== build 97 ==
Design cordic, start of the top module:
module cordic #(
    parameter WIDTH = 16,                
    parameter ITERATIONS = 12,           
    parameter MODE = 0                   
)(
    input wire clk,
    input wire rst_n,
    input wire start,                    
    input wire [WIDTH-1:0] x_in,         
    input wire [WIDTH-1:0] y_in,         
    input wire [WIDTH-1:0] z_in,         
    output reg done,                     
    output reg [WIDTH-1:0] x_out,        
    output reg [WIDTH-1:0] y_out,        
    output reg [WIDTH-1:0] z_out         
);
clock: 3.78 ns
lec_check: 0
abc_area: 1
cap_margin: 40
core_aspect_ratio: 0.7
core_margin: 2
core_utilization: 72
cts_cluster_diameter: 374
cts_cluster_size: 93
slew_margin: 20
tns_end_percent: 5
run.sh (not shown) runs the stock make flow with config.mk's settings and CLKGATE_MAP_FILE=.
Build 97: all stages done; final checks FAILED (setup timing).
--- input diff build 97..build 12 ---
- CTS_CLUSTER_DIAMETER changed from 374 to 372
- TNS_END_PERCENT removed (was 5)
- CORE_ASPECT_RATIO removed (was 0.7)
- CAP_MARGIN changed from 40 to 20
- CTS_CLUSTER_SIZE removed (was 93)
- the clock period (ns, I/O delays scaled along) changed from 3.78 to 5.22
[summary]
- Taking build 97 as the reference, in build 12 count of filler cells inserted in the layout picked up an extra about 45%; number of tap instances lost about 6%; path depth of the worst reg2reg path lost 4.
- Build 12 vs. build 97: placed instance area has decreased; worst setup slack increased by 1.03 ns relative to the old numbers; async set-or-reset flop fraction in the synthesized netlist now sits at about the same level; overall via count from detail_route shows a reduction of 1,063.
- Build 12 ended up with x[12] as its critical path capture point; build 97 ended up with y[13].
- On build 12: detailed route wirelength on metal2 is 1200 microns lower than what build 97 gave.
- The flow did not stop early for build 12: all stages ran, and the layout cleared the timing, DRC and antenna checks.
- Build 97 finished all stages; however, its layout fails the closing checks, the failures being setup timing.
[inputs] build 98 vs build 12
- setting CTS_CLUSTER_SIZE to 33 for the first time
- removing CTS_CLUSTER_DIAMETER (formerly 372)
- changing CORE_UTILIZATION from 72 to 68
- removing ABC_AREA (formerly 1)
- setting HOLD_SLACK_MARGIN to -0.09 for the first time
- changing the clock period (ns, I/O delays scaled along) from 5.22 to 4.07
Notes after the runs:
- Build 98 did not run to completion, as it errored out during 4_1_cts.
- Against build 12, build 98 reports a fraction of the core area occupied by cells at floorplan that is lower.
- Compared build 98 vs build 12, and chip area line of the yosys report is up in build 98.
- Re placement-stage cell area: build 98 is about 23% up on build 12.
- Going from build 12 to build 98, worst-case setup slack after placement decreased by 1.50 ns relative to the old numbers; cell total in the yosys stat output decreased by 27% relative to the old numbers; die area increased by 11% relative to the old numbers; share of cell area taken by muxes after synthesis increased by 22 points relative to the old numbers.
Setup changes, build 98 to build 17
- a change of CORE_UTILIZATION from 68 to 30
- a deleted HOLD_SLACK_MARGIN that had been -0.09
- a deleted CTS_CLUSTER_SIZE that had been 33
- a change of the clock period (ns, I/O delays scaled along) from 4.07 to 5.71
--- outcome ---
Summary — number of rows in the core area, build 17 relative to build 98: higher, by 22. Comparing build 98 with build 17, the number of unique standard cell types used by synthesis came out essentially unchanged. Going from build 98 to build 17, the instance area at placement was found to have gone down by about 13%. Of build 17 and build 98, only build 98 fails to reach the end of the flow. Diff build 17..build 98 | post-synthesis sequential element count | negligible. Against build 98, build 17 reports a placer congestion estimate that is lower. Side by side, die area turned out higher in build 17 than in build 98. HPWL reported at the end of detailed placement (lower): build 17. From build 17 to build 98, total cell area reported by yosys after synthesis did not move at all. Diff build 17..build 98 | synthesized cell count | negligible. Summary: area of the core region, build 17 worse than build 98. Die height ended up about 50% higher on build 17 than on build 98.
Edits applied to the flow inputs when going from build 17 to build 56:
- CORE_UTILIZATION now 40, was 30
## What came out
- Measured against each other, build 56 and build 17 differ in minimum setup slack in the final design, the higher figure coming from build 17.
- Build 56 vs build 17, critical path's slowest cell: dfrtp_2 vs a2111oi_0
- Core region area for build 56: about 26% down relative to build 17
- Diff build 17..build 56 | cell count after synthesis | unchanged
- Number of CTS-inserted buffers came out exactly the same in build 56 and build 17.
- Cmp build 56 vs build 17: final period demand of the worst path higher in build 56
- Worst hold slack improves in build 56 relative to build 17.

The RTL this note starts from:
==> flow/design.v <==
/*verilator lint_off EOFNEWLINE*/
/*verilator lint_off WIDTHEXPAND*/
module cordic #(
    parameter WIDTH = 16,                
    parameter ITERATIONS = 12,           
    parameter MODE = 0                   
)(
    input wire clk,
    input wire rst_n,
    input wire start,                    
    input wire [WIDTH-1:0] x_in,         
    input wire [WIDTH-1:0] y_in,         
    input wire [WIDTH-1:0] z_in,         
    output reg done,                     
    output reg [WIDTH-1:0] x_out,        
    output reg [WIDTH-1:0] y_out,        
    output reg [WIDTH-1:0] z_out         
);
    localparam IDLE = 2'd0;
    localparam SETUP = 2'd1;
    localparam ITERATE = 2'd2;
    localparam DONE = 2'd3;
    reg [1:0] state, next_state;
    reg signed [WIDTH-1:0] x, y;
    reg [WIDTH-1:0] z;
    reg signed [WIDTH-1:0] x_next, y_next;
    reg [WIDTH-1:0] z_next;
    reg [$clog2(ITERATIONS)-1:0] iteration;
    function [WIDTH-1:0] atan_table;
        input [3:0] idx;
        begin
            case (idx)
                4'd0:  atan_table = 16'd8192;    
                4'd1:  atan_table = 16'd4836;    
                4'd2:  atan_table = 16'd2555;    
                4'd3:  atan_table = 16'd1297;    
                4'd4:  atan_table = 16'd651;     
                4'd5:  atan_table = 16'd326;     
                4'd6:  atan_table = 16'd163;     
                4'd7:  atan_table = 16'd81;      
                4'd8:  atan_table = 16'd41;      
                4'd9:  atan_table = 16'd20;      
                4'd10: atan_table = 16'd10;      
                4'd11: atan_table = 16'd5;       
                default: atan_table = 16'd0;
            endcase
        end
    endfunction
    always @(posedge clk or negedge rst_n) begin
        if (!rst_n) begin
            state <= IDLE;
            x <= 0;
            y <= 0;
            z <= 0;
            iteration <= 0;
            done <= 1'b0;
            x_out <= 0;
            y_out <= 0;
            z_out <= 0;
        end else begin
            state <= next_state;
            case (state)
                IDLE: begin
                    done <= 1'b0;
                end
                SETUP: begin
                    x <= x_in;
                    y <= y_in;
                    z <= z_in;
                    iteration <= 0;
                end
                ITERATE: begin
                    x <= x_next;
                    y <= y_next;
                    z <= z_next;
                    iteration <= iteration + 1;
                end
                DONE: begin
                    done <= 1'b1;
                    x_out <= x;
                    y_out <= y;
                    z_out <= z;
                end
            endcase
        end
    end
    always @(*) begin
        next_state = state;
        case (state)
            IDLE: begin
                if (start) begin
                    next_state = SETUP;
                end
            end
            SETUP: begin
                next_state = ITERATE;
            end
            ITERATE: begin
                if (iteration == ITERATIONS - 1) begin
                    next_state = DONE;
                end
            end
            DONE: begin
                next_state = IDLE;
            end
        endcase
    end
    wire [WIDTH-1:0] shift_x = x >>> iteration;
    wire [WIDTH-1:0] shift_y = y >>> iteration;
    always @(*) begin
        x_next = x;
        y_next = y;
        z_next = z;
        if (state == ITERATE) begin
            if (MODE == 0) begin
                if (z[WIDTH-1] == 1'b0) begin   
                    x_next = x - shift_y;
                    y_next = y + shift_x;
                    z_next = z - atan_table(iteration);
                end else begin   
                    x_next = x + shift_y;
                    y_next = y - shift_x;
                    z_next = z + atan_table(iteration);
                end
            end else begin
                if (y[WIDTH-1] == 1'b0) begin   
                    x_next = x + shift_y;
                    y_next = y - shift_x;
                    z_next = z + atan_table(iteration);
                end else begin   
                    x_next = x - shift_y;
                    y_next = y + shift_x;
                    z_next = z - atan_table(iteration);
                end
            end
        end
    end
endmodule
/*verilator lint_on EOFNEWLINE*/
/*verilator lint_on WIDTHEXPAND*/ 
Settings: LEC_CHECK=0, CAP_MARGIN=20, CELL_PAD_IN_SITES_DETAIL_PLACEMENT=1, CORE_ASPECT_RATIO=0.9, CORE_MARGIN=4, CORE_UTILIZATION=60, CTS_CLUSTER_SIZE=21, GPL_TIMING_DRIVEN=0, HOLD_SLACK_MARGIN=0.08, MAX_ROUTING_LAYER=met5, MIN_ROUTING_LAYER=met2, SLEW_MARGIN=15; clock period 3.94 ns.
The starting point did not get past 4_1_cts.
Next try:
Settings changed: ABC_AREA from default to 0, CELL_PAD_IN_SITES_DETAIL_PLACEMENT 1 to default, CORE_ASPECT_RATIO 0.9 to default, CORE_MARGIN 4 to 2, CORE_UTILIZATION 60 to 40, CTS_CLUSTER_SIZE 21 to default, GPL_TIMING_DRIVEN 0 to default, HOLD_SLACK_MARGIN 0.08 to default, MAX_ROUTING_LAYER met5 to default, PLACE_DENSITY from default to 0.42, SLEW_MARGIN 15 to 20.
Clock period 3.94 ns to 10.0 ns, I/O delays scaled along.
Result:
- The changed run finished with timing, DRC and antenna clean
- area after synthesis stays the same
- die area is higher by 39%
- synthesized cell count stays the same
Next try:
Settings changed: ABC_AREA 0 to default, CELL_PAD_IN_SITES_GLOBAL_PLACEMENT from default to 3, CTS_CLUSTER_DIAMETER from default to 380, CTS_CLUSTER_SIZE from default to 99, MIN_ROUTING_LAYER met2 to default, PLACE_DENSITY 0.42 to default, PLACE_DENSITY_LB_ADDON from default to 0.28, SETUP_SLACK_MARGIN from default to 1.69, TNS_END_PERCENT from default to 20.
=> Sequential share of layout area barely changes; register-to-register slack improved by 0.02 ns; synthesized area is unchanged; wire length decreases by 5.8%.
Next try:
Settings changed: CELL_PAD_IN_SITES_GLOBAL_PLACEMENT 3 to default, CORE_UTILIZATION 40 to 68, CTS_CLUSTER_DIAMETER 380 to default, CTS_CLUSTER_SIZE 99 to 33, PLACE_DENSITY_LB_ADDON 0.28 to default, SETUP_SLACK_MARGIN 1.69 to default, TNS_END_PERCENT 20 to default.
Clock period 10.0 ns to 5.01 ns, I/O delays scaled along.
Outcome: Sequential cell count does not change. Count of clock-buffer cells in the layout does not change. Register-to-register slack gets worse by 4.1 ns. Worst setup slack gets worse by 4.1 ns. Cell count decreases by 8.4%. Non-clock buffer count is higher by 22. Final area goes up by 0.89%.
Next try:
Settings changed: CORE_UTILIZATION 68 to 72, CTS_CLUSTER_DIAMETER from default to 30, CTS_CLUSTER_SIZE 33 to default, PLACE_DENSITY from default to 0.7, SETUP_SLACK_MARGIN from default to 0.61.
Clock period 5.01 ns to 4.68 ns, I/O delays scaled along.
The new run did not get past 5_1_grt on GRT-0232.
Synthesized area is unchanged.
Die size came out lower by about 5.4%.
Synthesized cell count stays the same.
